<file path="flow/design.v">
module alu#(
  parameter WIDTH = 16
) (
  input [WIDTH-1:0] a,
  input [WIDTH-1:0] b,
  input cond,
  input [5:0] sel,
  output [WIDTH-1:0] out
);
assign out = alu(a, b, cond, sel);
function [WIDTH-1:0] alu(
  input [WIDTH-1:0] a,
  input [WIDTH-1:0] b,
  input cond,
  input [5:0] sel);
begin
  logic [WIDTH-1:0] add;
  logic [WIDTH:0] sub;
  logic of;
  logic zf;
  logic sf;  
  logic lt;  
  logic cf;  
  logic signed [WIDTH-1:0] sb;
  add = b + a;
  sub = b - a;
  of = is_overflow(a[15], b[15], sub[15]);
  zf = sub == {WIDTH{1'b0}};
  sf = sub[15];
  lt = sf ^ of;
  cf = sub[16];
  sb = b;
  casex (sel)
    6'b0000xx: alu = a + sel[1:0];
    6'b000100: alu = ~a;
    6'b0001x1: alu = a ^ 16'h8000;
    6'b000110: alu = a | (a[7] ? 16'hff00 : 16'd0);
    6'b001xxx: alu = b;
    6'b010000: alu = b & a;
    6'b010001: alu = b | a;
    6'b01001x: alu = b ^ a;
    6'b010100: alu = b >> a;
    6'b010101: alu = sb >>> a;
    6'b010110: alu = b << a;
    6'b100000: alu = add;
    6'b100001: alu = sub;
    6'b100010: alu = b * a;
    6'b101000: alu = {{WIDTH-1{1'b0}}, zf};
    6'b101001: alu = {{WIDTH-1{1'b0}}, ~zf};
    6'b101010: alu = lt;
    6'b101011: alu = lt | zf;
    6'b101100: alu = cf;
    6'b101101: alu = cf | zf;
    6'b11xxx0: alu = cond ? a : add;
    6'b11xxx1: alu = cond ? add : a;
    default:   alu = {WIDTH{1'b0}};
  endcase
end
endfunction
function is_overflow(input a, input b, input b_sub_a);
begin
  is_overflow = (b & ~a & ~b_sub_a) | (~b & a & b_sub_a);
end
endfunction
endmodule
module stack#(
  parameter WIDTH = 16,
  parameter DEPTH = 16
) (
  input rst,
  input clk,
  input pop,
  input push,
  input load,
  input [WIDTH-1:0] data_in,
  output [WIDTH-1:0] data0,
  output [WIDTH-1:0] data1
);
logic [WIDTH-1:0] data[0:DEPTH-1];
assign data0 = data[0];
assign data1 = data[1];
integer i;
always @(posedge clk, posedge rst) begin
  if (rst)
    for (i = 0; i < DEPTH; i = i+1) data[i] <= {WIDTH{1'b0}};
  else begin
    if (load)
      data[0] <= data_in;
    else if (pop)
      data[0] <= data[1];
    else if (push)
      data[0] <= {WIDTH{1'b0}};
    if (pop) begin
      for (i = 1; i < DEPTH-1; i = i+1) data[i] <= data[i + 1];
      data[DEPTH-1] <= {WIDTH{1'b0}};
    end
    else if (push) begin
      for (i = 1; i < DEPTH; i = i+1) data[i] <= data[i - 1];
    end
  end
end
endmodule
module signalizer(
  input rst,
  input clk,
  output phase_decode,
  output phase_exec,
  output phase_rdmem,
  output phase_fetch
);
logic reg1, reg2;
assign phase_decode = ~reg1 & ~reg2;
assign phase_exec   =  reg1 & ~reg2;
assign phase_rdmem  =  reg1 &  reg2;
assign phase_fetch  = ~reg1 &  reg2;
always @(posedge clk, posedge rst) begin
  if (rst) begin
    reg1 <= 1'b1;
    reg2 <= 1'b1;
  end else begin
    reg1 <= ~reg2;
    reg2 <= reg1;
  end
end
endmodule
module decoder(
  input [17:0] insn,
  output sign,
  output [15:0] imm_mask,
  output [2:0] src_a,
  output [1:0] src_b,
  output [5:0] alu_sel,
  output wr_stk1,
  output pop,
  output push,
  output load_stk,
  output load_fp,
  output load_gp,
  output load_ip,
  output load_isr,
  output cpop,
  output cpush,
  output byt,
  output dmem_ren,
  output dmem_wen,
  output set_ien, clear_ien,
  output call,
  output pmem_wenh, pmem_wenl
);
assign imm_mask = calc_imm_mask(insn[17:14]);
assign {sign, src_a, src_b, alu_sel,
  load_stk, load_fp, load_gp, load_ip, load_isr,
  push, pop, cpush, cpop,
  wr_stk1, byt, dmem_ren, dmem_wen,
  set_ien, clear_ien, call, pmem_wenh, pmem_wenl} = decode(insn);
function [29:0] decode(input [17:0] insn);
  logic sign;
  logic [2:0] src_a;
  logic [1:0] pp;
  logic [4:0] load;
  sign = insn[11];
  src_a = {1'b0, insn[13:12]};
  pp = insn[7:6];
  load = src_a === 3'h3;
  decode = 30'd0;
  casex (insn)
    18'b11_xxxx_xxxx_xxxx_xxxx:  
      decode = {1'b0, 3'h0, 2'h1,  6'h0f,     18'b10000_1000_0000_00_000};
    18'b00_00xx_xxxx_xxxx_xxxx:  
      decode = {sign, 3'h3,   2'h1,  6'h20,   18'b00010_0010_0000_00_100};
    18'b00_0100_xxxx_xxxx_xxxx:  
      decode = {sign, 3'h3,   2'h1,  6'h20,   18'b00010_0000_0000_00_000};
    18'b00_0101_xxxx_xxxx_xxxx:  
      decode = {sign, src_a, 2'h1,  6'h20,   18'b01000_0000_0000_00_000};
    18'b00_0110_xxxx_xxxx_xxxx:  
      decode = {sign, 3'h3,   2'h1,  6'h30,  18'b00010_0100_0000_00_000};
    18'b00_1000_xxxx_xxxx_xxxx:  
      decode = {1'b0, src_a, 2'h1,  6'h0f,     18'b10000_1000_0110_00_000};
    18'b00_10xx_xxxx_xxxx_xxxx:  
      decode = {1'b0, src_a, 2'h1,  6'h20,   18'b10000_1000_0110_00_000};
    18'b00_1100_xxxx_xxxx_xxxx:  
      decode = {1'b0, src_a, 2'h1,  6'h0f,     18'b00000_0100_0101_00_000};
    18'b00_11xx_xxxx_xxxx_xxxx:  
      decode = {1'b0, src_a, 2'h1,  6'h20,   18'b00000_0100_0101_00_000};
    18'b01_0000_xxxx_xxxx_xxx0:  
      decode = {1'b0, src_a, 2'h1,  6'h0f,     18'b10000_1000_0010_00_000};
    18'b01_00xx_xxxx_xxxx_xxx0:  
      decode = {1'b0, src_a, 2'h1,  6'h20,   18'b10000_1000_0010_00_000};
    18'b01_0000_xxxx_xxxx_xxx1:  
      decode = {1'b0, src_a, 2'h1,  6'h0f,     18'b00000_0100_0001_00_000};
    18'b01_00xx_xxxx_xxxx_xxx1:  
      decode = {1'b0, src_a, 2'h1,  6'h20,   18'b00000_0100_0001_00_000};
    18'b01_01xx_xxxx_xxxx_xxxx:  
      decode = {1'b0, src_a, 2'h1,  6'h20,   18'b10000_1000_0000_00_000};
    18'b01_11xx_0xxx_xxxx_xxxx:  
      decode = {1'b0, 3'h0, 2'h0, insn[5:0],  18'b10000_0000_0000_00_000 | (pp << 11)};
    18'b01_11xx_1xxx_xx00_0x00:  
      decode = {1'b0, 3'h4, 2'h1,  6'h00,     18'b00010_0001_0000_00_000};
    18'b01_11xx_1xxx_xx00_0x01:  
      decode = {1'b0, 3'h0, 2'h1,  6'h00,     18'b00010_0110_0000_00_100};
    18'b01_11xx_1xxx_xx00_0x10:  
      decode = {1'b0, 3'h4, 2'h1,  6'h00,     18'b01000_0001_0000_00_000};
    18'b01_11xx_1xxx_xx00_0x11:  
      decode = {1'b0, 3'h1,   2'h1,  6'h00,     18'b00000_0010_0000_00_000};
    18'b01_11xx_1xxx_xx00_10x0:  
      decode = {1'b0, 3'h0, 2'h1,  6'h00,     18'b10000_0000_0010_00_000};
    18'b01_11xx_1xxx_xx00_1100:  
      decode = {1'b0, 3'h0, 2'h1,  6'h00,     18'b10000_0100_1001_00_000};
    18'b01_11xx_1xxx_xx00_1110:  
      decode = {1'b0, 3'h0, 2'h1,  6'h00,     18'b00000_0100_1001_00_000};
    18'b01_11xx_1xxx_xx00_10x1:  
      decode = {1'b0, 3'h0, 2'h1,  6'h00,     18'b10000_0000_0110_00_000};
    18'b01_11xx_1xxx_xx00_1101:  
      decode = {1'b0, 3'h0, 2'h1,  6'h00,     18'b10000_0100_1101_00_000};
    18'b01_11xx_1xxx_xx00_1111:  
      decode = {1'b0, 3'h0, 2'h1,  6'h00,     18'b00000_0100_1101_00_000};
    18'b01_11xx_1xxx_xxx1_xx0x:  
      decode = {1'b0, 3'h3,   2'h2,  6'h0f,     18'b00010_0010_0000_00_000};
    18'b01_11xx_1xxx_xxx1_xx1x:  
      decode = {1'b0, 3'h4, 2'h1,  6'h00,     18'b00010_0001_0000_10_000};
    18'b01_11xx_1xxx_xx1x_x000:  
      decode = {1'b0, 3'h0, 2'h1,  6'h00,     18'b01000_0100_0000_00_000};
    18'b01_11xx_1xxx_xx1x_x001:  
      decode = {1'b0, 3'h0, 2'h1,  6'h00,     18'b00100_0100_0000_00_000};
    18'b01_11xx_1xxx_xx1x_x010:  
      decode = {1'b0, 3'h0, 2'h1,  6'h00,     18'b00001_0100_0000_00_000};
    18'b01_11xx_1xxx_xx1x_x100:  
      decode = {1'b0, 3'h0, 2'h1,  6'h00,     18'b10000_0100_1000_00_010};
    18'b01_11xx_1xxx_xx1x_x101:  
      decode = {1'b0, 3'h0, 2'h1,  6'h00,     18'b10000_0100_1000_00_001};
  endcase
endfunction
function [15:0] calc_imm_mask(input [3:0] op);
begin
  casex (op)
    4'b11xx: calc_imm_mask = 16'hffff;  
    4'b0000: calc_imm_mask = 16'h3fff;  
    4'b0100: calc_imm_mask = 16'h0ffe;  
    default: calc_imm_mask = 16'h0fff;  
  endcase
end
endfunction
endmodule
module signals(
  input rst,
  input clk,
  input irq,
  input [17:0] insn,
  output sign,
  output [15:0] imm_mask,
  output [2:0] src_a_sel,
  output [1:0] src_b_sel,
  output [5:0] alu_sel,
  output wr_stk1,
  output pop,
  output push,
  output load_stk,
  output load_fp,
  output load_gp,
  output load_ip,
  output load_insn,
  output load_isr,
  output cpop,
  output cpush,
  output byt,
  output dmem_ren,
  output dmem_wen,
  output set_ien, clear_ien,
  output [1:0] phase,
  output pmem_wenh, pmem_wenl
);
logic src_a_fp, src_a_gp, src_a_ip, src_a_cstk;
assign src_a_sel = src_a_fp ? 3'h1
                   : src_a_gp ? 3'h2
                   : src_a_ip ? 3'h3
                   : src_a_cstk ? 3'h4
                   : 3'h0;
assign src_a_fp = phase_half & (insn_src_a === 3'h1) & ~irq_pend;
assign src_a_gp = phase_half & (insn_src_a === 3'h2) & ~irq_pend;
assign src_a_ip = ~phase_half | (insn_src_a === 3'h3) | irq_pend | (insn_call & phase_decode);
assign src_a_cstk = phase_half & (insn_src_a === 3'h4) & ~irq_pend;
assign src_b_sel = irq_pend ? 2'h2 : insn_src_b;
assign alu_sel = phase_exec ? (irq_pend ? 6'h0f : insn_alu_sel) : phase_fetch ? 6'h01 : 6'h00;
assign pop = (insn_pop & ~irq_pend) & phase_exec;
assign push = (insn_push & ~irq_pend) & (insn_dmem_ren ? phase_rdmem : phase_exec);
assign load_stk = (insn_stk & ~irq_pend) & (insn_dmem_ren ? phase_rdmem : phase_exec);
assign load_fp = (insn_fp & ~irq_pend) & phase_exec;
assign load_gp = (insn_gp & ~irq_pend) & phase_exec;
assign load_ip = reload_ip | (phase_fetch & ~irq  );
assign load_insn = phase_fetch;
assign load_isr = (insn_isr & ~irq_pend) & phase_exec;
assign cpop = (insn_cpop & ~irq_pend) & phase_exec;
assign cpush = (insn_cpush | irq_pend) & phase_decode;
assign byt = (insn_byt & ~irq_pend);
assign dmem_ren = phase_rdmem & insn_dmem_ren;
assign dmem_wen = (insn_dmem_wen & ~irq_pend) & phase_exec;
assign set_ien = (insn_set_ien & ~irq_pend) & phase_exec;
assign clear_ien = (insn_clear_ien | irq_pend) & phase_exec;
assign phase = phase_decode ? 2'd0
             : phase_exec ? 2'd1
             : phase_rdmem ? 2'd2 : 2'd3;
assign pmem_wenh = (insn_pmem_wenh & ~irq_pend) & phase_exec;
assign pmem_wenl = (insn_pmem_wenl & ~irq_pend) & phase_exec;
logic phase_decode, phase_exec, phase_rdmem, phase_fetch, irq_pend;
signalizer signalizer(.*);
logic [2:0] insn_src_a;
logic [1:0] insn_src_b;
logic [5:0] insn_alu_sel;
logic insn_pop, insn_push, insn_stk, insn_fp, insn_gp, insn_ip, insn_isr,
  insn_cpop, insn_cpush, insn_byt, insn_dmem_ren, insn_dmem_wen,
  insn_set_ien, insn_clear_ien, insn_call, insn_pmem_wenh, insn_pmem_wenl;
decoder decoder(
  .insn(insn),
  .sign(sign),
  .imm_mask(imm_mask),
  .src_a(insn_src_a),
  .src_b(insn_src_b),
  .alu_sel(insn_alu_sel),
  .wr_stk1(wr_stk1),
  .pop(insn_pop),
  .push(insn_push),
  .load_stk(insn_stk),
  .load_fp(insn_fp),
  .load_gp(insn_gp),
  .load_ip(insn_ip),
  .load_isr(insn_isr),
  .cpop(insn_cpop),
  .cpush(insn_cpush),
  .byt(insn_byt),
  .dmem_ren(insn_dmem_ren),
  .dmem_wen(insn_dmem_wen),
  .set_ien(insn_set_ien),
  .clear_ien(insn_clear_ien),
  .call(insn_call),
  .pmem_wenh(insn_pmem_wenh),
  .pmem_wenl(insn_pmem_wenl)
);
logic reload_ip;
assign reload_ip = (insn_ip | irq_pend) & phase_exec;
logic phase_half;
assign phase_half = phase_decode | phase_exec;
always @(posedge rst, posedge clk) begin
  if (rst)
    irq_pend <= 1'b0;
  else if (phase_fetch)
    irq_pend <= irq;
end
endmodule
module cpu#(
  parameter CLOCK_HZ = 27_000_000
) (
  input  rst,
  input  clk,
  input  irq,
  output dmem_ren,  
  output dmem_wen,  
  output dmem_byt,  
  output [14-1:0] dmem_addr,
  input  [15:0] dmem_rdata,  
  output [15:0] dmem_wdata,  
  output pmem_wenh, pmem_wenl,
  output [14-1:0] pmem_addr,
  input  [17:0] pmem_rdata,  
  output [17:0] pmem_wdata   
);
logic sign, wr_stk1, pop, push,
  load_stk, load_fp, load_gp, load_ip, load_isr, cpop, cpush,
  irq_masked, ien, set_ien, clear_ien, load_insn;
logic [2:0] src_a_sel;
logic [1:0] src_b_sel;
logic [1:0] phase;
logic [5:0] alu_sel;
logic [15:0] stack0, stack1, stack_in, cstack0,
             alu_out, src_a, src_b, imm_mask, dmem_wdata_raw;
logic [15:0] fp, gp, ip, isr;
logic [14-1:0] dmem_addr_d;
logic [17:0] insn;
assign src_a = src_a_sel === 3'h1   ? fp
             : src_a_sel === 3'h2   ? gp
             : src_a_sel === 3'h3   ? ip
             : src_a_sel === 3'h4 ? cstack0
             : stack0;
assign src_b = src_b_sel === 2'd0 ? stack1
               : src_b_sel === 2'd1 ? mask_imm(insn[15:0], imm_mask, sign)
               : isr;
assign stack_in = dmem_ren ? byte_format(dmem_rdata, dmem_byt, dmem_addr_d[0]) : alu_out;
assign dmem_addr = alu_out[14-1:0];
assign dmem_wdata_raw = wr_stk1 ? stack1 : stack0;
assign dmem_wdata = dmem_addr[0] ? {dmem_wdata_raw[7:0], 8'd0} : dmem_wdata_raw;
assign pmem_addr = alu_out[14-1:0];
assign pmem_wdata = {dmem_wdata_raw[1:0], dmem_wdata_raw};
assign irq_masked = ien & irq;
alu alu(
  .a(src_a),
  .b(src_b),
  .cond(stack0[0]),
  .sel(alu_sel),
  .out(alu_out)
);
stack stack(
  .rst(rst),
  .clk(clk),
  .pop(pop),
  .push(push),
  .load(load_stk),
  .data_in(stack_in),
  .data0(stack0),
  .data1(stack1)
);
stack cstack(
  .rst(rst),
  .clk(clk),
  .pop(cpop),
  .push(cpush),
  .load(cpush),
  .data_in(alu_out),
  .data0(cstack0)
);
signals signals(
  .rst(rst),
  .clk(clk),
  .irq(irq_masked),
  .insn(insn),
  .sign(sign),
  .imm_mask(imm_mask),
  .src_a_sel(src_a_sel),
  .src_b_sel(src_b_sel),
  .alu_sel(alu_sel),
  .wr_stk1(wr_stk1),
  .pop(pop),
  .push(push),
  .load_stk(load_stk),
  .load_fp(load_fp),
  .load_gp(load_gp),
  .load_ip(load_ip),
  .load_insn(load_insn),
  .load_isr(load_isr),
  .cpop(cpop),
  .cpush(cpush),
  .byt(dmem_byt),
  .dmem_ren(dmem_ren),
  .dmem_wen(dmem_wen),
  .set_ien(set_ien),
  .clear_ien(clear_ien),
  .phase(phase),
  .pmem_wenh(pmem_wenh),
  .pmem_wenl(pmem_wenl)
);
always @(posedge clk, posedge rst) begin
  if (rst)
    fp <= 16'h4000;
  else if (load_fp)
    fp <= alu_out;
end
always @(posedge clk, posedge rst) begin
  if (rst)
    gp <= 16'h0100;
  else if (load_gp)
    gp <= alu_out;
end
always @(posedge clk, posedge rst) begin
  if (rst)
    ip <= 16'h0;
  else if (load_ip)
    ip <= alu_out;
end
always @(posedge clk, posedge rst) begin
  if (rst)
    isr <= 16'd0;
  else if (load_isr)
    isr <= alu_out;
end
always @(posedge clk, posedge rst) begin
  if (rst)
    insn <= 18'd0;
  else if (load_insn)
    insn <= pmem_rdata;
end
always @(posedge clk, posedge rst) begin
  if (rst)
    dmem_addr_d <= 14'd0;
  else
    dmem_addr_d <= dmem_addr;
end
always @(posedge clk, posedge rst) begin
  if (rst)
    ien <= 1'b1;
  else if (set_ien)
    ien <= 1'b1;
  else if (clear_ien)
    ien <= 1'b0;
end
function [15:0] byte_format(input [15:0] val16, input dmem_byt, input addr1);
begin
  if (~dmem_byt)
    byte_format = val16;
  else begin
    if (addr1)
      byte_format = val16 >> 8;
    else
      byte_format = val16 & 16'h00ff;
  end
end
endfunction
function [15:0] mask_imm(input [15:0] imm16, input [15:0] imm_mask, input sign);
begin
  logic [5:0] sign_bits;
  logic [15:0] masked;
  sign_bits = 6'b111111 ^ imm_mask[15:10];
  masked = imm16 & imm_mask;
  mask_imm = sign ? (masked | (sign_bits << 10)) : masked;
end
endfunction
endmodule
</file>
<file path="flow/run.sh">
#!/bin/bash
# the make line also repeats each setting of config.mk as NAME=value (left out here)
make -C /OpenROAD-flow-scripts/flow DESIGN_CONFIG=/design/flow/config.mk WORK_HOME=/design/flow/orfs CLKGATE_MAP_FILE= finish
</file>
<file path="flow/config.mk">
export PLATFORM = sky130hd
export DESIGN_NAME = cpu
export DESIGN_NICKNAME = cpu
export VERILOG_FILES = /design/flow/design.v
export SDC_FILE = /design/flow/constraint.sdc
export NUM_CORES = 4
export LEC_CHECK = 0
export CAP_MARGIN = 20
export CORE_MARGIN = 2
export CORE_UTILIZATION = 59
export SETUP_SLACK_MARGIN = 2.31
export SLEW_MARGIN = 20
</file>
<file path="flow/constraint.sdc">
create_clock -name core_clock -period 8.52 [get_ports {clk}]
set_input_delay 1.7040 -clock core_clock [delete_from_list [all_inputs] [get_ports {clk}]]
set_output_delay 1.7040 -clock core_clock [all_outputs]
set_load 0.01 [all_outputs]
</file>
==> reports/results.txt, run 1 <==
Status: complete, but fails checks
Layout check faults: negative setup slack
Crit share post-route: 1.19
Worst reg2reg startpoint: insn[14]$_DFFE_PP0P_
Synth Flop Type: dfrtp_1
Port bufs: 103
Overflow after GRT: 0
Comb area leader: simple AND/OR/NAND/NOR gates
Top cells by count: 1001 x nand2_1, 594 x dfrtp_1, 444 x nor2_1
Number of placed I/O pins: 104
Post-DP HPWL: 90600 um
Max Freq: 98.3 MHz
Initial antenna violation count: 1
Critical Path Start: insn[0]$_DFFE_PP0P_
Critical Path Stages: 31
DIE HEIGHT: 259 um
Fraction of registers with async set/reset: 1.00
Period minus WS final: 10.17 ns
R2R depth: 35
Vias in the first global route: 34.6k
Crit-path max cell delay: 0.56 ns
First-pass GRT wire length: 199000 um
Top fanout value on the critical path: 8
Num rows: 93
Hold Fails Final Rpt: 0
Final net count: 5072
Data required, critical path: 6.82 ns
Worst r2r dst: gp[15]$_DFFE_PP0P_
#FFs+latches synth: 599
Count of library flops with an enable pin: 0
Largest net degree at the start of global routing: 249
Pre-antenna DRT Iters: 6
Total GRT Usage: 0.381
Antenna violation net count after detailed routing: 0
Cell area leaders: dfrtp_1 39%, nand2_1 9.8%, mux2i_1 7.4%
FILL cells: 4886
Die Width: 259 um
Area delta synth->final: 23.0%
Crit path to: dmem_addr[13]
Latency at later pin: 0.62 ns
Synth warnings: 7
Post-synthesis simple-gate area fraction: 0.191
CP most frequent cell: buf_6
Worst slew margin: 0.252
Xor/xnor share of the synthesized area: 0.0151
Clk slew on worst S/H paths: 0.06 ns
Routed Wire Length: 128000 um
Cts bufs inserted: 66
Worst Setup End Kind: output pin
Setup violators final: 44
Unrepaired setup endpoints after global routing: true
Worst-Margin Slew: 1.12 ns
HP Class: reg2reg
Net Count, Synth: 4735
Clk sinks: 599
CP delay by family, top: adder cells
Post-Synthesis Cells: 4531
Synth mux share: 0.0930
Initial DRC Count: 3868
Inst Count DP: 5572
Avg WL per Cell: 22.1 um
Buf/Inv on CP: 11
Final worst slack: -1.65 ns
Synth Seq Share: 0.392
Max-cap violations: 0
Slowest library cell on the worst path: fa_1
YS chip area: 38300 um^2
Initial Utilization: 0.595
Tool warnings: 68
R2R setup slack: -0.08 ns
CP Data Arrival Time: 8.46 ns
Final Max Tran Viols: 0
Mapped cell area: 38300 um^2
Core area: 64300 um^2
Cell area after layout: 47100 um^2
Final setup TNS: -27.57 ns
Synth area leader: dfrtp_1
Die footprint: 67000 um^2
Crit Path Class: reg2out
Vias per Instance: 6.20
Hold Path End: gp[5]$_DFFE_PP0P_
Post-Layout Cell Count: 5773
Via Count: 35.8k
Adder Area Share: 0.0708
CP startpoint kind: register
Area post-placement: 43000 um^2
Yosys Instances: 4531
Hold path start: gp[5]$_DFFE_PP0P_
GP Congestion: 1.07
Clock root cell: clkbuf_16
Clock buffer depth: 3
Clock skew: 0.0272 ns
Cell with the most instances after synthesis: nand2_1
Cts hold-fix bufs: 0
CTS tree: done
DRC: 0
H-tree levels: 3
Hold Path Stages: 2
Top cell area share: 0.388
Aoi share: 0.179
Post-synth cell types: 115
Synth Area per Inst: 8.45 um^2
per-stage QoR:
stage	hold WS (ns)	worst slack [ns]	util
floorplan	0.353	-1.35	-
global placement	0.443	-1.36	0.669
detailed placement	0.450	-1.46	0.669
CTS	0.458	-1.51	0.722
global route	0.478	-1.82	0.732
finish	0.464	-1.65	0.732
per-layer routing:
| layer | track usage | up-vias | share of wire |
|---|---|---|---|
| li1 | - | 16376 | - |
| met1 | 0.516 | 17434 | 0.41 |
| met2 | 0.583 | 1602 | 0.45 |
| met3 | 0.0852 | 406 | 0.092 |
| met4 | 0.183 | 0 | 0.055 |
| met5 | 0 | - | 0 |
cell type report:
cell class              count  area, um^2  share of cell area
clock inverters            23         359             0.00762
flip-flops and latches    599       15000               0.318
repair buffers            627        5470               0.116
diodes                      3        7.51            0.000159
multi-input cells        3383       22500               0.478
clock buffers              92        1930              0.0410
well taps                 855        1070              0.0227
inverters                 191         758              0.0161
what timing repair did:
| action | in CTS | in global routing |
|---|---|---|
| cloned | 1 | 0 |
| setup endpoints to repair | 132 | 133 |
| pin swaps | 84 | 57 |
| setup buffers | 51 | 30 |
| resized | 307 | 92 |
==> inputs of run 2 (changes only) <==
Settings changed: CORE_UTILIZATION 59 to 65, CTS_CLUSTER_DIAMETER set to 356, MAX_ROUTING_LAYER set to met4.
==> reports/results.txt, run 2 <==
Top cells by count: 1001 x nand2_1, 594 x dfrtp_1, 444 x nor2_1
Final net count: 5140 (+1.3%)
Post-synthesis simple-gate area fraction: 0.191 (unchanged)
H-tree levels: 2 (-1)
Top cell area share: 0.388 (unchanged)
Worst slew margin: 0.0773 (-0.175)
GR Layer Usage met1: 0.563 (+0.0468)
Core area: 58000 um^2 (-9.8%)
Synth area leader: dfrtp_1
DRC: 0 (unchanged)
Aoi share: 0.179 (unchanged)
Vias in the first global route: 36.3k (+4.9%)
Yosys Instances: 4531 (unchanged)
Port bufs: 103 (unchanged)
Max-cap violations: 0 (unchanged)
Max Freq: 98.5 MHz (+0.18%)
Via Count: 38.1k (+6.3%)
Data required, critical path: 6.82 ns (about the same)
Total GRT Usage: 0.450 (+0.0693)
Crit path to: dmem_addr[12]
Minimum hold slack: 0.469 ns (+0.00514 ns)
Finished Core Util: 0.835 (+0.103)
Number of placed I/O pins: 104 (unchanged)
Initial DRC Count: 4897 (+27%)
Clock root cell: clkbuf_16
Comb area leader: simple AND/OR/NAND/NOR gates
Routed Wire Length: 138000 um (+8.4%)
Synth Seq Share: 0.392 (unchanged)
Num rows: 88 (-5.4%)
Clk slew on worst S/H paths: 0.07 ns (about the same)
Avg WL per Cell: 24.1 um (+8.8%)
GRT met2 Usage: 0.672 (+0.0881)
Status: complete, but fails checks
Initial antenna violation count: 2 (+1)
Final Max Tran Viols: 0 (unchanged)
Mapped cell area: 38300 um^2 (unchanged)
Unrepaired setup endpoints after global routing: true
Synth Flop Type: dfrtp_1
HP Class: reg2reg
Synth warnings: 7 (unchanged)
Worst-Margin Slew: 1.38 ns (+0.266 ns)
R2R setup slack: -0.05 ns (+0.03 ns)
Latency at later pin: 0.65 ns (+0.03 ns)
Post-DP HPWL: 89200 um (-1.5%)
Synth mux share: 0.0930 (unchanged)
Setup violators final: 42 (-4.5%)
Net Count, Synth: 4735 (unchanged)
CP Data Arrival Time: 8.45 ns (about the same)
Hold Fails Final Rpt: 0 (unchanged)
Layout check faults: negative setup slack
Vias per Instance: 6.62 (+6.7%)
Worst reg2reg startpoint: insn[15]$_DFFE_PP0P_
Count of library flops with an enable pin: 0 (unchanged)
Adder Area Share: 0.0708 (unchanged)
Post-Synthesis Cells: 4531 (unchanged)
Global routing's busiest layer: met2
CTS tree: done
Die footprint: 60900 um^2 (-9.1%)
Synth Area per Inst: 8.45 um^2 (unchanged)
R2R depth: 37 (+5.7%)
Overflow after GRT: 0 (unchanged)
Pre-antenna DRT Iters: 9 (+3)
Cell area leaders: dfrtp_1 39%, nand2_1 9.8%, mux2i_1 7.4%
Tool warnings: 66 (-2.9%)
Setup WS pre-CTS: -1.34 ns (+0.115 ns)
Final worst slack: -1.63 ns (+0.0181 ns)
Grt met3 use: 0.120 (+0.0353)
Hold Path Stages: 2 (unchanged)
Fraction of registers with async set/reset: 1.00 (unchanged)
Area delta synth->final: 26.5%
#FFs+latches synth: 599 (unchanged)
Worst r2r dst: fp[15]$_DFFE_PP0P_
Worst Setup End Kind: output pin
CP startpoint kind: register
First-pass GRT wire length: 205000 um (+3.4%)
Crit Path Class: reg2out
Largest net degree at the start of global routing: 291 (+17%)
Hold Path End: gp[8]$_DFFE_PP1P_
Die Width: 247 um (-4.7%)
Post-synth cell types: 115 (unchanged)
Critical Path Start: insn[15]$_DFFE_PP0P_
Crit share post-route: 1.19 (-0.00212)
Crit-path max cell delay: 0.53 ns (-0.03 ns)
Antenna violation net count after detailed routing: 0 (unchanged)
Hold path start: gp[8]$_DFFE_PP1P_
Clock buffer depth: 3 (unchanged)
Cts bufs inserted: 60 (-9.1%)
YS chip area: 38300 um^2 (unchanged)
Slowest library cell on the worst path: fa_1
Cell with the most instances after synthesis: nand2_1
Period minus WS final: 10.15 ns (-0.0181 ns)
Critical Path Stages: 39 (+26%)
Xor/xnor share of the synthesized area: 0.0151 (unchanged)
CP delay by family, top: adder cells
Top fanout value on the critical path: 4 (-4)
Buf/Inv on CP: 16 (+5)
DIE HEIGHT: 247 um (-4.7%)
Clk sinks: 599 (unchanged)
CP most frequent cell: buf_6
GP Congestion: 1.08 (+1.5%)
Initial Utilization: 0.660 (+0.0648)
Clock skew: 0.0345 ns (+0.00729 ns)
run 2: what timing repair did:
action | 4_1_cts | 5_1_grt
gates cloned | 2 | 0
pin swaps | 177 | 95
hold buffers | 0 | 0
setup endpoints to repair | 128 | 145
hold endpoints to repair | 0 | 0
buffers inserted | 114 | 49
resized | 578 | 136
run 2: stage by stage:
stage | setup TNS (ns) | cell area (um^2) | cells
after floorplan | -804.95 | 39200 | 4531
after global placement | -25.65 | 42900 | 5473
after detailed placement | -27.00 | 42900 | 5473
after CTS | -35.67 | 47400 | 5702
after global routing | -48.78 | 48400 | 5754
final | -41.67 | 48400 | 5754
run 2: routing by layer:
| metal | vias to the layer above | part of all wire |
|---|---|---|
| li1 | 16495 | - |
| met1 | 18438 | 0.37 |
| met2 | 2362 | 0.45 |
| met3 | 784 | 0.11 |
| met4 | 0 | 0.074 |
| met5 | - | 0 |
run 2: final cells by class:
class                   instances  area (um^2)
clock inverters                24          277
clock buffers                  89         1730
multi-input cells            3383        23200
repair buffers                701         6520
flip-flops and latches        599        15000
well taps                     765          957
fillers                      3258         9590
diodes                          2         5.00
inverters                     191          759
==> inputs of run 3 (changes only) <==
Settings changed: ABC_AREA set to 1, CAP_MARGIN 20 to 25, CELL_PAD_IN_SITES_GLOBAL_PLACEMENT set to 3, CORE_MARGIN 2 to 9, CORE_UTILIZATION 65 to 66, CTS_CLUSTER_DIAMETER 356 to 43, GPL_ROUTABILITY_DRIVEN set to 0, GPL_TIMING_DRIVEN set to 1, PLACE_DENSITY_LB_ADDON set to 0.2, SETUP_SLACK_MARGIN 2.31 to unset, SLEW_MARGIN 20 to 25.
Clock period 8.52 ns to 11.5 ns, I/O delays scaled along.
==> reports/results.txt, run 3 <==
Post-synth cell types: 68 (-41%)
#FFs+latches synth: 599 (unchanged)
Post-synthesis simple-gate area fraction: 0.183 (-0.00827)
Top cell area share: 0.381 (-0.00708)
Mapped cell area: 39000 um^2 (+1.9%)
Comb area leader: AND-OR/OR-AND gates
Yosys Instances: 5276 (+16%)
Cell with the most instances after synthesis: nand2_1
Synth warnings: 7 (unchanged)
Core area: 58100 um^2 (+0.19%)
Run Error: [ERROR FLW-0024] Place density exceeds 1.0 (current PLACE_DENSITY_LB_ADDON =  0.2). Please check if the value of  PLACE_DENSITY_LB_ADDON is between 0 and 0.99.
Status: aborted with a tool error
Die Width: 261 um (+5.8%)
Fraction of registers with async set/reset: 1.00 (unchanged)
YS chip area: 39000 um^2 (+1.9%)
Top cells by count: 1046 x nand2_1, 937 x o21ai_0, 890 x inv_1
Net Count, Synth: 5480 (+16%)
Xor/xnor share of the synthesized area: 0.00651 (-0.00855)
Num rows: 88 (unchanged)
Initial Utilization: 0.671 (+0.0110)
Synth Flop Type: dfrtp_1
Halt Stage: global placement without I/O
DIE HEIGHT: 261 um (+5.8%)
Adder Area Share: 0.0695 (-0.00129)
Synth Seq Share: 0.384 (-0.00715)
Die footprint: 68200 um^2 (+12%)
Cell area leaders: dfrtp_1 38%, o21ai_0 12%, nand2_1 10%
Aoi share: 0.221 (+0.0421)
Count of library flops with an enable pin: 0 (unchanged)
Synth area leader: dfrtp_1
Synth mux share: 0.00901 (-0.0840)
Synth Area per Inst: 7.39 um^2 (-13%)
Post-Synthesis Cells: 5276 (+16%)
==> inputs of run 4 (changes only) <==
Settings changed: ABC_AREA 1 to unset, CAP_MARGIN 25 to 10, CELL_PAD_IN_SITES_DETAIL_PLACEMENT set to 0, CELL_PAD_IN_SITES_GLOBAL_PLACEMENT 3 to unset, CORE_ASPECT_RATIO set to 1.0, CORE_MARGIN 9 to 2, CORE_UTILIZATION 66 to 72, CTS_CLUSTER_DIAMETER 43 to unset, CTS_CLUSTER_SIZE set to 47, GPL_ROUTABILITY_DRIVEN 0 to 1, GPL_TIMING_DRIVEN 1 to unset, PLACE_DENSITY_LB_ADDON 0.2 to 0.01, SLEW_MARGIN 25 to 20, TNS_END_PERCENT set to 80.
Clock period 11.5 ns to 14.7 ns, I/O delays scaled along.
==> reports/results.txt, run 4 <==
Post-CTS resize count: 0
CP most frequent cell: fa_1
Buf/Inv on CP: 6
Total GRT Usage: 0.495
Crit path to: dmem_addr[13]
Fraction of registers with async set/reset: 1.00 (unchanged)
Avg WL per Cell: 26.2 um
Area delta synth->final: 7.95%
Top cells by count: 1001 x nand2_1, 594 x dfrtp_1, 444 x nor2_1
Max Freq: 72.0 MHz
Synth mux share: 0.0930 (+0.0840)
DIE HEIGHT: 235 um (-10%)
Yosys Instances: 4531 (-14%)
Pre-antenna DRT Iters: 10
Cts hold-fix bufs: 0
Worst slew margin: 0.0655
Data required, critical path: 11.76 ns
Top fanout value on the critical path: 19
Max-cap violations: 0
Final Max Tran Viols: 0
Finished Core Util: 0.787
Critical Path Stages: 27
Slowest library cell on the worst path: dfrtp_1
Routed Wire Length: 135000 um
# Post-CTS Setup Buffers: 0
CTS tree: done
Overflow after GRT: 0
Post-synthesis simple-gate area fraction: 0.191 (+0.00827)
HP Class: reg2reg
Clk sinks: 599
Largest net degree at the start of global routing: 260
Aoi share: 0.179 (-0.0421)
Net Count, Synth: 4735 (-14%)
Worst r2r dst: cstack.data[0][15]$_DFFE_PP0P_
CP delay by family, top: adder cells
Synth Seq Share: 0.392 (+0.00715)
Num rows: 84 (-4.5%)
Crit Path Class: reg2out
Post-Synthesis Cells: 4531 (-14%)
Setup violators final: 0
FILL cells: 3064
R2R depth: 29
Latency at later pin: 0.70 ns
Crit-path max cell delay: 0.73 ns
Initial DRC Count: 5855
Worst reg2reg startpoint: insn[17]$_DFFE_PP0P_
Post-synth cell types: 115 (+69%)
Final setup TNS: 0 ns
Xor/xnor share of the synthesized area: 0.0151 (+0.00855)
Hold Path Stages: 0
Initial Utilization: 0.729 (+0.0578)
H-tree levels: 2
Worst-Margin Slew: 1.38 ns
Hold path start: signals.signalizer.reg1$_DFF_PP1_
Synth area leader: dfrtp_1
Cell area leaders: dfrtp_1 39%, nand2_1 9.8%, mux2i_1 7.4%
Unrepaired setup endpoints after global routing: false
Mapped cell area: 38300 um^2 (-1.8%)
Cts bufs inserted: 59
CP startpoint kind: register
Initial antenna violation count: 7
Post-DP HPWL: 86200 um
Synth Flop Type: dfrtp_1
Hold Path End: signals.signalizer.reg2$_DFF_PP1_
Clock root cell: clkbuf_16
R2R setup slack: 4.19 ns
YS chip area: 38300 um^2 (-1.8%)
Vias per Instance: 7.12
#FFs+latches synth: 599 (unchanged)
Die footprint: 55100 um^2 (-19%)
DRC: 0
Top cell area share: 0.388 (+0.00708)
Hold Fails Final Rpt: 0
Cell with the most instances after synthesis: nand2_1
Number of placed I/O pins: 104
Antenna violation net count after detailed routing: 0
Via Count: 36.7k
Core area: 52600 um^2 (-9.6%)
Clk slew on worst S/H paths: 0.06 ns
Tool warnings: 74
GP Congestion: 1.06
Synth Area per Inst: 8.45 um^2 (+14%)
Port bufs: 103
Inst Count DP: 5034
Adder Area Share: 0.0708 (+0.00129)
Clock buffer depth: 3
CP Data Arrival Time: 10.95 ns
Post-Layout Cell Count: 5153
Worst Setup End Kind: output pin
Status: timing/DRC/antenna clean
Final net count: 4612
Period minus WS final: 13.89 ns
Crit share post-route: 0.945
Die Width: 235 um (-10%)
Count of library flops with an enable pin: 0 (unchanged)
Synth warnings: 7 (unchanged)
Critical Path Start: insn[17]$_DFFE_PP0P_
Vias in the first global route: 35.7k
Clock skew: 0.0794 ns
Comb area leader: simple AND/OR/NAND/NOR gates
First-pass GRT wire length: 208000 um
## run 4: layout make-up
cell class	instances	area [um^2]	share of cell area
Sequential cell	599	15000	0.363
Clock inverter	29	364	0.00881
Tap cell	688	861	0.0208
Antenna cell	8	20.0	0.000484
Timing Repair Buffer	174	1640	0.0396
Multi-Input combinational cell	3383	21100	0.510
Inverter	191	721	0.0174
Clock buffer	81	1650	0.0399
## run 4: per-layer routing
| layer | share of wire | vias to the layer above | global-route usage |
|---|---|---|---|
| met4 | 0.074 | 0 | 0.291 |
| met2 | 0.45 | 2853 | 0.733 |
| met5 | 0 | - | - |
| met3 | 0.12 | 815 | 0.139 |
| met1 | 0.36 | 17611 | 0.610 |
| li1 | - | 15417 | - |
## run 4: stage by stage
step	hold WS, ns	area (um^2)	setup slack [ns]
6_report	0.417	41300	0.810
5_1_grt	0.421	41300	0.505
4_1_cts	0.414	41300	1.15
3_5_place_dp	0.406	39300	1.91
3_3_place_gp	0.403	39300	2.15
2_1_floorplan	0.353	38300	3.59
==> inputs of run 5 (changes only) <==
Settings changed: CAP_MARGIN 10 to 20, CELL_PAD_IN_SITES_DETAIL_PLACEMENT 0 to unset, CORE_ASPECT_RATIO 1.0 to unset, CORE_UTILIZATION 72 to 70, CTS_CLUSTER_SIZE 47 to 14, GPL_ROUTABILITY_DRIVEN 1 to unset, MAX_ROUTING_LAYER met4 to unset, PLACE_DENSITY_LB_ADDON 0.01 to unset, TNS_END_PERCENT 80 to unset.
Clock period 14.7 ns to 4.51 ns, I/O delays scaled along.
==> reports/results.txt, run 5 <==
Status: aborted with a tool error
Port bufs: 103 (unchanged)
Synth mux share: 0.0930 (unchanged)
Cts hold-fix bufs: 0 (unchanged)
Synth Flop Type: dfrtp_1
Halt Stage: global routing
Cell with the most instances after synthesis: nand2_1
Comb area leader: simple AND/OR/NAND/NOR gates
Die footprint: 56600 um^2 (+2.8%)
Clock buffer depth: 3 (unchanged)
Die Width: 238 um (+1.4%)
Initial Utilization: 0.710 (-0.0185)
DIE HEIGHT: 238 um (+1.4%)
Yosys Instances: 4531 (unchanged)
Num rows: 85 (+1.2%)
H-tree levels: 2 (unchanged)
Mapped cell area: 38300 um^2 (unchanged)
Synth area leader: dfrtp_1
Overflow after GRT: 157
Clk sinks: 599 (unchanged)
Top cell area share: 0.388 (unchanged)
#FFs+latches synth: 599 (unchanged)
Synth Seq Share: 0.392 (unchanged)
Run Error: [ERROR GRT-0232] Routing congestion too high. Check the congestion heatmap in the GUI.
GP Congestion: 1.12 (+5.2%)
Total GRT Usage: 0.730
YS chip area: 38300 um^2 (unchanged)
Post-DP HPWL: 95800 um (+11%)
Post-synth cell types: 115 (unchanged)
Core area: 53900 um^2 (+2.6%)
Number of placed I/O pins: 104 (unchanged)
Synth warnings: 7 (unchanged)
Synth Area per Inst: 8.45 um^2 (unchanged)
Clock root cell: clkbuf_16
Adder Area Share: 0.0708 (unchanged)
Fraction of registers with async set/reset: 1.00 (unchanged)
Net Count, Synth: 4735 (unchanged)
Aoi share: 0.179 (unchanged)
Cell area leaders: dfrtp_1 39%, nand2_1 9.8%, mux2i_1 7.4%
Cts bufs inserted: 59 (unchanged)
Count of library flops with an enable pin: 0 (unchanged)
Xor/xnor share of the synthesized area: 0.0151 (unchanged)
Top cells by count: 1001 x nand2_1, 594 x dfrtp_1, 444 x nor2_1
Post-Synthesis Cells: 4531 (unchanged)
Post-synthesis simple-gate area fraction: 0.191 (unchanged)
## run 5: routing by layer
| metal | GRT usage | overflow |
|---|---|---|
| met4 | 0.724 | 88 |
| met3 | 0.533 | 3 |
| met5 | 0.177 | 0 |
| met1 | 0.740 | 2 |
| met2 | 0.928 | 64 |
## run 5: metrics by stage
stage          instances  cell area, um^2  hold slack, ns  setup TNS (ns)  worst slack, ns
3_5_place_dp        5691            45300           0.466         -411.33            -4.53
3_3_place_gp        5691            45300           0.452         -393.48            -4.29
2_1_floorplan       4531            39400           0.353        -3010.77            -4.56
4_1_cts             5885            49100           0.484         -404.27            -4.59
## run 5: repair_timing
item                                    4_1_cts
endpoints found under the setup margin      159
buffers inserted                             88
cloned                                        2
resized                                     435
pin swaps                                   136
==> inputs of run 6 (changes only) <==
Settings changed: ABC_AREA set to 1, CAP_MARGIN 20 to 25, CELL_PAD_IN_SITES_GLOBAL_PLACEMENT set to 1, CORE_MARGIN 2 to 9, CORE_UTILIZATION 70 to 66, CTS_CLUSTER_DIAMETER set to 43, CTS_CLUSTER_SIZE 14 to unset, GPL_ROUTABILITY_DRIVEN set to 0, GPL_TIMING_DRIVEN set to 0, MAX_ROUTING_LAYER set to met4, PLACE_DENSITY_LB_ADDON set to 0.2, SLEW_MARGIN 20 to 25.
Clock period 4.51 ns to 11.5 ns, I/O delays scaled along.
==> reports/results.txt, run 6 <==
Initial Utilization: 0.671 (-0.0393)
DIE HEIGHT: 261 um (+9.8%)
Aoi share: 0.221 (+0.0421)
Num rows: 88 (+3.5%)
Top cell area share: 0.381 (-0.00708)
Synth Seq Share: 0.384 (-0.00715)
Comb area leader: AND-OR/OR-AND gates
Status: aborted with a tool error
Halt Stage: global placement without I/O
Run Error: [ERROR FLW-0024] Place density exceeds 1.0 (current PLACE_DENSITY_LB_ADDON =  0.2). Please check if the value of  PLACE_DENSITY_LB_ADDON is between 0 and 0.99.
Mapped cell area: 39000 um^2 (+1.9%)
Synth warnings: 7 (unchanged)
Yosys Instances: 5276 (+16%)
Synth Area per Inst: 7.39 um^2 (-13%)
Cell with the most instances after synthesis: nand2_1
#FFs+latches synth: 599 (unchanged)
Die Width: 261 um (+9.8%)
Post-synth cell types: 68 (-41%)
Count of library flops with an enable pin: 0 (unchanged)
Die footprint: 68200 um^2 (+20%)
Adder Area Share: 0.0695 (-0.00129)
Post-Synthesis Cells: 5276 (+16%)
Core area: 58100 um^2 (+7.8%)
Xor/xnor share of the synthesized area: 0.00651 (-0.00855)
Net Count, Synth: 5480 (+16%)
YS chip area: 39000 um^2 (+1.9%)
Synth Flop Type: dfrtp_1
Synth area leader: dfrtp_1
Cell area leaders: dfrtp_1 38%, o21ai_0 12%, nand2_1 10%
Fraction of registers with async set/reset: 1.00 (unchanged)
Synth mux share: 0.00901 (-0.0840)
Post-synthesis simple-gate area fraction: 0.183 (-0.00827)
Top cells by count: 1046 x nand2_1, 937 x o21ai_0, 890 x inv_1
==> inputs of run 7 (changes only) <==
Settings changed: ABC_AREA 1 to unset, CAP_MARGIN 25 to 10, CELL_PAD_IN_SITES_DETAIL_PLACEMENT set to 0, CELL_PAD_IN_SITES_GLOBAL_PLACEMENT 1 to unset, CORE_ASPECT_RATIO set to 1.0, CORE_MARGIN 9 to 2, CORE_UTILIZATION 66 to 72, CTS_CLUSTER_DIAMETER 43 to unset, GPL_ROUTABILITY_DRIVEN 0 to 1, GPL_TIMING_DRIVEN 0 to unset, PLACE_DENSITY_LB_ADDON 0.2 to 0.09, SLEW_MARGIN 25 to 20, TNS_END_PERCENT set to 80.
Clock period 11.5 ns to 25.1 ns, I/O delays scaled along.
==> reports/results.txt, run 7 <==
Unrepaired setup endpoints after global routing: false
Clock root cell: clkbuf_16
Worst slew margin: 0.155
Top cell area share: 0.388 (+0.00708)
R2R setup slack: 14.66 ns
Die Width: 235 um (-10%)
R2R depth: 29
Core area: 52600 um^2 (-9.6%)
FILL cells: 3085
Inst Count DP: 5035
CP Data Arrival Time: 11.05 ns
Yosys Instances: 4531 (-14%)
Worst-Margin Slew: 1.26 ns
Die footprint: 55100 um^2 (-19%)
Synth Area per Inst: 8.45 um^2 (+14%)
Hold Fails Final Rpt: 0
Critical Path Start: insn[14]$_DFFE_PP0P_
Cell area leaders: dfrtp_1 39%, nand2_1 9.8%, mux2i_1 7.4%
Latency at later pin: 0.68 ns
Synth warnings: 7 (unchanged)
Max Freq: 62.2 MHz
Cts bufs inserted: 61
Xor/xnor share of the synthesized area: 0.0151 (+0.00855)
CP delay by family, top: AND-OR/OR-AND gates
Post-DP HPWL: 87300 um
Total GRT Usage: 0.510
Net Count, Synth: 4735 (-14%)
Fraction of registers with async set/reset: 1.00 (unchanged)
Vias in the first global route: 36.1k
Critical Path Stages: 27
Final Max Tran Viols: 0
Initial Utilization: 0.729 (+0.0578)
YS chip area: 38300 um^2 (-1.8%)
Period minus WS final: 16.07 ns
Port bufs: 103
Final setup TNS: 0 ns
DRC: 0
# Post-CTS Setup Buffers: 0
Overflow after GRT: 0
Post-Synthesis Cells: 4531 (-14%)
Avg WL per Cell: 26.9 um
Antenna violation net count after detailed routing: 0
Hold path start: signals.signalizer.reg1$_DFF_PP1_
Tool warnings: 79
Count of library flops with an enable pin: 0 (unchanged)
Cell with the most instances after synthesis: nand2_1
Post-CTS resize count: 0
Max-cap violations: 0
Data required, critical path: 20.08 ns
Synth area leader: dfrtp_1
Hold Path Stages: 0
Synth Flop Type: dfrtp_1
Top cells by count: 1001 x nand2_1, 594 x dfrtp_1, 444 x nor2_1
Synth mux share: 0.0930 (+0.0840)
Number of placed I/O pins: 104
Post-synthesis simple-gate area fraction: 0.191 (+0.00827)
Num rows: 84 (-4.5%)
CTS tree: done
Crit share post-route: 0.640
Clk slew on worst S/H paths: 0.07 ns
Post-synth cell types: 115 (+69%)
Mapped cell area: 38300 um^2 (-1.8%)
Crit path to: pmem_addr[13]
Worst reg2reg startpoint: insn[14]$_DFFE_PP0P_
Initial antenna violation count: 4
Adder Area Share: 0.0708 (+0.00129)
Clock skew: 0.0743 ns
Crit Path Class: reg2out
Clock buffer depth: 3
Worst Setup End Kind: output pin
Routed Wire Length: 139000 um
Area delta synth->final: 8.35%
Setup violators final: 0
Gate Area: 21100 um^2
Flop area: 15000 um^2
Worst r2r dst: stack.data[0][15]$_DFFE_PP0P_
CP startpoint kind: register
Pre-antenna DRT Iters: 12
DIE HEIGHT: 235 um (-10%)
Largest net degree at the start of global routing: 253
Slowest library cell on the worst path: dfrtp_1
HP Class: reg2reg
Aoi share: 0.179 (-0.0421)
First-pass GRT wire length: 213000 um
Initial DRC Count: 6219
Post-Layout Cell Count: 5159
Status: timing/DRC/antenna clean
Cts hold-fix bufs: 0
Comb area leader: simple AND/OR/NAND/NOR gates
CP most frequent cell: fa_1
Clk sinks: 599
Crit-path max cell delay: 0.80 ns
Buf/Inv on CP: 6
Via Count: 37.2k
GP Congestion: 1.10
H-tree levels: 2
#FFs+latches synth: 599 (unchanged)
Vias per Instance: 7.20
Top fanout value on the critical path: 23
Synth Seq Share: 0.392 (+0.00715)
Hold Path End: signals.signalizer.reg2$_DFF_PP1_
Final net count: 4614
==> run 7: layout make-up <==
class	instances	area share
clock inverter	32	0.0127
multi-input combinational	3383	0.509
antenna	9	0.000543
sequential	599	0.361
timing repair buffer	174	0.0387
tap	688	0.0207
inverter	191	0.0175
clock buffer	83	0.0400
==> run 7: metal layers <==
metal | share of wire | GRT usage
met4 | 0.083 | 0.311
met1 | 0.35 | 0.624
met2 | 0.44 | 0.746
met3 | 0.13 | 0.154
met5 | 0 | -
==> run 7: metrics by stage <==
| step | util | setup slack (ns) | area [um^2] | hold slack [ns] |
|---|---|---|---|---|
| 6_report | 0.790 | 9.03 | 41500 | 0.423 |
| 5_1_grt | 0.789 | 8.67 | 41500 | 0.427 |
| 4_1_cts | 0.789 | 9.36 | 41500 | 0.420 |
| 3_5_place_dp | 0.747 | 10.08 | 39300 | 0.411 |
| 3_3_place_gp | 0.747 | 10.29 | 39300 | 0.405 |
| 2_1_floorplan | - | 3.32 | 38300 | 0.353 |
==> inputs of run 8 (changes only) <==
Settings changed: CAP_MARGIN 10 to 20, CELL_PAD_IN_SITES_DETAIL_PLACEMENT 0 to 2, CORE_ASPECT_RATIO 1.0 to unset, CORE_UTILIZATION 72 to 49, GPL_ROUTABILITY_DRIVEN 1 to 0, GPL_TIMING_DRIVEN set to 0, HOLD_SLACK_MARGIN set to 0.09, MIN_ROUTING_LAYER set to met2, PLACE_DENSITY set to 0.46, PLACE_DENSITY_LB_ADDON 0.09 to unset, TNS_END_PERCENT 80 to unset.
Clock period 25.1 ns to 6.74 ns, I/O delays scaled along.
==> reports/results.txt, run 8 <==
Yosys Instances: 4531 (unchanged)
Aoi share: 0.179 (unchanged)
Synth Seq Share: 0.392 (unchanged)
Adder Area Share: 0.0708 (unchanged)
Post-Synthesis Cells: 4531 (unchanged)
#FFs+latches synth: 599 (unchanged)
Mapped cell area: 38300 um^2 (unchanged)
Post-synthesis simple-gate area fraction: 0.191 (unchanged)
Synth Area per Inst: 8.45 um^2 (unchanged)
Cell with the most instances after synthesis: nand2_1
Fraction of registers with async set/reset: 1.00 (unchanged)
Synth warnings: 7 (unchanged)
Number of placed I/O pins: 104 (unchanged)
Count of library flops with an enable pin: 0 (unchanged)
Synth Flop Type: dfrtp_1
Halt Stage: detailed placement
Top cell area share: 0.388 (unchanged)
Num rows: 102 (+21%)
Xor/xnor share of the synthesized area: 0.0151 (unchanged)
Initial Utilization: 0.494 (-0.234)
Port bufs: 103 (unchanged)
Die footprint: 80400 um^2 (+46%)
Net Count, Synth: 4735 (unchanged)
DIE HEIGHT: 284 um (+21%)
Synth area leader: dfrtp_1
Post-synth cell types: 115 (unchanged)
Comb area leader: simple AND/OR/NAND/NOR gates
YS chip area: 38300 um^2 (unchanged)
Top cells by count: 1001 x nand2_1, 594 x dfrtp_1, 444 x nor2_1
Run Error: [ERROR DPL-0033] detailed placement checks failed during check placement.
Status: aborted with a tool error
Synth mux share: 0.0930 (unchanged)
Die Width: 284 um (+21%)
Core area: 77500 um^2 (+47%)
Cell area leaders: dfrtp_1 39%, nand2_1 9.8%, mux2i_1 7.4%
## run 8: through the flow
step | hold WS (ns) | setup TNS, ns
after floorplan | 0.353 | -1705.22
after global placement | 0.355 | -4414.64
==> inputs of run 9 (changes only) <==
Settings changed: CAP_MARGIN 20 to 10, CELL_PAD_IN_SITES_DETAIL_PLACEMENT 2 to 0, CELL_PAD_IN_SITES_GLOBAL_PLACEMENT set to 1, CORE_ASPECT_RATIO set to 1.0, CORE_MARGIN 2 to 8, CORE_UTILIZATION 49 to 56, HOLD_SLACK_MARGIN 0.09 to -0.05, MAX_ROUTING_LAYER met4 to met5, PLACE_DENSITY 0.46 to unset, PLACE_DENSITY_LB_ADDON set to 0.09, SLEW_MARGIN 20 to 25, TNS_END_PERCENT set to 40.
Clock period 6.74 ns to 17.4 ns, I/O delays scaled along.
==> reports/results.txt, run 9 <==
Initial Utilization: 0.562 (+0.0680)
Fraction of registers with async set/reset: 1.00 (unchanged)
Comb area leader: simple AND/OR/NAND/NOR gates
Number of placed I/O pins: 104 (unchanged)
# Post-CTS Setup Buffers: 0
DIE HEIGHT: 278 um (-2.1%)
Die Width: 278 um (-2.1%)
Port bufs: 103 (unchanged)
Synth Area per Inst: 8.45 um^2 (unchanged)
Net Count, Synth: 4735 (unchanged)
Yosys Instances: 4531 (unchanged)
Post-CTS resize count: 0
Clock buffer depth: 3
Count of library flops with an enable pin: 0 (unchanged)
Post-DP HPWL: 104000 um
Adder Area Share: 0.0708 (unchanged)
Cts hold-fix bufs: 0
Post-Synthesis Cells: 4531 (unchanged)
Overflow after GRT: 4
Status: aborted with a tool error
Mapped cell area: 38300 um^2 (unchanged)
Cts bufs inserted: 69
Top cells by count: 1001 x nand2_1, 594 x dfrtp_1, 444 x nor2_1
#FFs+latches synth: 599 (unchanged)
Cell area leaders: dfrtp_1 39%, nand2_1 9.8%, mux2i_1 7.4%
Post-synthesis simple-gate area fraction: 0.191 (unchanged)
Top cell area share: 0.388 (unchanged)
Synth area leader: dfrtp_1
Post-synth cell types: 115 (unchanged)
Core area: 68100 um^2 (-12%)
Synth Flop Type: dfrtp_1
Setup WS pre-CTS: 2.72 ns
Clock root cell: clkbuf_16
Clk sinks: 599
Synth mux share: 0.0930 (unchanged)
Run Error: [ERROR GRT-0116] Global routing finished with congestion. Check the congestion regions in the DRC Viewer.
Synth warnings: 7 (unchanged)
Synth Seq Share: 0.392 (unchanged)
H-tree levels: 3
Halt Stage: global routing
Xor/xnor share of the synthesized area: 0.0151 (unchanged)
Die footprint: 77000 um^2 (-4.2%)
Num rows: 96 (-5.9%)
YS chip area: 38300 um^2 (unchanged)
Cell with the most instances after synthesis: nand2_1
Aoi share: 0.179 (unchanged)
Total GRT Usage: 0.656
[run 9: through the flow]
step | cells | instance area [um^2]
3_3_place_gp | 5516 | 40400
2_1_floorplan | 4531 | 38300
4_1_cts | 5670 | 43300
3_5_place_dp | 5545 | 41000
[run 9: metal layers]
| layer | track usage | overflow |
|---|---|---|
| met3 | 0.790 | 2 |
| met2 | 0.679 | 0 |
| met4 | 0.434 | 1 |
| met1 | - | - |
| met5 | 0.470 | 1 |
==> inputs of run 10 (changes only) <==
Settings changed: ABC_AREA set to 1, CELL_PAD_IN_SITES_DETAIL_PLACEMENT 0 to 1, SETUP_SLACK_MARGIN set to -0.87.
==> reports/results.txt, run 10 <==
Cts hold-fix bufs: 0 (unchanged)
Net Count, Synth: 5480 (+16%)
Inst Count DP: 6332 (+14%)
Yosys Instances: 5276 (+16%)
Aoi share: 0.221 (+0.0421)
Initial Utilization: 0.567 (+0.00446)
Synth Flop Type: dfrtp_1
Post-CTS resize count: 0 (unchanged)
Fraction of registers with async set/reset: 1.00 (unchanged)
Post-DP HPWL: 121000 um (+17%)
Run Error: [ERROR GRT-0116] Global routing finished with congestion. Check the congestion regions in the DRC Viewer.
Synth warnings: 7 (unchanged)
Clk sinks: 599 (unchanged)
Halt Stage: global routing
Cts bufs inserted: 68 (-1.4%)
Area post-placement: 41700 um^2 (+1.6%)
Comb area leader: AND-OR/OR-AND gates
Synth Seq Share: 0.384 (-0.00715)
DIE HEIGHT: 280 um (+0.87%)
Synth mux share: 0.00901 (-0.0840)
Overflow after GRT: 464
Synth Area per Inst: 7.39 um^2 (-13%)
Die footprint: 78400 um^2 (+1.7%)
Core area: 68800 um^2 (+1.1%)
Clock buffer depth: 3 (unchanged)
YS chip area: 39000 um^2 (+1.9%)
Num rows: 96 (unchanged)
Post-synth cell types: 68 (-41%)
Post-Synthesis Cells: 5276 (+16%)
Total GRT Usage: 0.814
Number of placed I/O pins: 104 (unchanged)
H-tree levels: 3 (unchanged)
Top cell area share: 0.381 (-0.00708)
Adder Area Share: 0.0695 (-0.00129)
Count of library flops with an enable pin: 0 (unchanged)
Xor/xnor share of the synthesized area: 0.00651 (-0.00855)
Cell area leaders: dfrtp_1 38%, o21ai_0 12%, nand2_1 10%
Cell with the most instances after synthesis: nand2_1
Top cells by count: 1046 x nand2_1, 937 x o21ai_0, 890 x inv_1
Die Width: 280 um (+0.87%)
Mapped cell area: 39000 um^2 (+1.9%)
Port bufs: 103 (unchanged)
Post-synthesis simple-gate area fraction: 0.183 (-0.00827)
# Post-CTS Setup Buffers: 0 (unchanged)
Status: aborted with a tool error
Clock root cell: clkbuf_16
#FFs+latches synth: 599 (unchanged)
Synth area leader: dfrtp_1
[run 10: through the flow]
step           setup WS [ns]   util
2_1_floorplan           5.75      -
3_3_place_gp            1.90  0.599
3_5_place_dp            3.21  0.605
4_1_cts                 2.25  0.637
[run 10: layer usage]
layer  global-route usage  overflow
met1                    -         -
met4                0.650       102
met2                0.843        54
met3                0.896       235
met5                0.669        73
==> inputs of run 11 (changes only) <==
Settings changed: CAP_MARGIN 10 to 40, CELL_PAD_IN_SITES_DETAIL_PLACEMENT 1 to 0, CELL_PAD_IN_SITES_GLOBAL_PLACEMENT 1 to unset, CORE_ASPECT_RATIO 1.0 to unset, CORE_MARGIN 8 to 2, CORE_UTILIZATION 56 to 66, CTS_CLUSTER_SIZE set to 25, HOLD_SLACK_MARGIN -0.05 to unset, MIN_ROUTING_LAYER met2 to met1, PLACE_DENSITY set to 0.46, PLACE_DENSITY_LB_ADDON 0.09 to unset, SETUP_SLACK_MARGIN -0.87 to 0.29, SLEW_MARGIN 25 to 20, TNS_END_PERCENT 40 to unset.
Clock period 17.4 ns to 6.74 ns, I/O delays scaled along.
==> reports/results.txt, run 11 <==
Status: aborted with a tool error
Halt Stage: global routing
Run Error: [ERROR GRT-0232] Routing congestion too high. Check the congestion heatmap in the GUI.
Mapped cell area: 39000 um^2 (unchanged)
Synth Seq Share: 0.384 (unchanged)
Core area: 58700 um^2 (-15%)
Initial Utilization: 0.665 (+0.0979)
Post-Synthesis Cells: 5276 (unchanged)
Aoi share: 0.221 (unchanged)
Adder Area Share: 0.0695 (unchanged)
Cell with the most instances after synthesis: nand2_1
Port bufs: 103 (unchanged)
H-tree levels: 3 (unchanged)
Top cells by count: 1046 x nand2_1, 937 x o21ai_0, 890 x inv_1
Post-synth cell types: 68 (unchanged)
Clock root cell: clkbuf_16
Synth area leader: dfrtp_1
YS chip area: 39000 um^2 (unchanged)
Clock buffer depth: 3 (unchanged)
Clk sinks: 599 (unchanged)
Die footprint: 61100 um^2 (-22%)
Post-DP HPWL: 98600 um (-19%)
#FFs+latches synth: 599 (unchanged)
DIE HEIGHT: 247 um (-12%)
Overflow after GRT: 85
Cell area leaders: dfrtp_1 38%, o21ai_0 12%, nand2_1 10%
Die Width: 247 um (-12%)
Post-synthesis simple-gate area fraction: 0.183 (unchanged)
Synth Flop Type: dfrtp_1
Inst Count DP: 6175 (-2.5%)
Yosys Instances: 5276 (unchanged)
Synth mux share: 0.00901 (unchanged)
Xor/xnor share of the synthesized area: 0.00651 (unchanged)
Fraction of registers with async set/reset: 1.00 (unchanged)
Synth warnings: 7 (unchanged)
Number of placed I/O pins: 104 (unchanged)
Synth Area per Inst: 7.39 um^2 (unchanged)
Top cell area share: 0.381 (unchanged)
Comb area leader: AND-OR/OR-AND gates
Total GRT Usage: 0.591
Cts bufs inserted: 66 (-2.9%)
Num rows: 89 (-7.3%)
Net Count, Synth: 5480 (unchanged)
Count of library flops with an enable pin: 0 (unchanged)
==> run 11: metal layers <==
layer  GRT overflow  global-route usage
met5              0               0.148
met4             39               0.430
met3              6               0.366
met2             38               0.788
met1              2               0.671
==> run 11: through the flow <==
step | hold slack [ns] | area [um^2] | worst slack [ns] | util
floorplan | 0.361 | 39500 | -2.77 | -
global placement | 0.361 | 41500 | -6.49 | 0.707
detailed placement | 0.364 | 41900 | -4.07 | 0.714
CTS | 0.372 | 47100 | -3.08 | 0.803
==> run 11: what timing repair did <==
action / 4_1_cts
endpoints found under the setup margin: 123
cloned: 2
hold buffers: 0
setup buffers: 220
gates resized: 408
pin swaps: 129
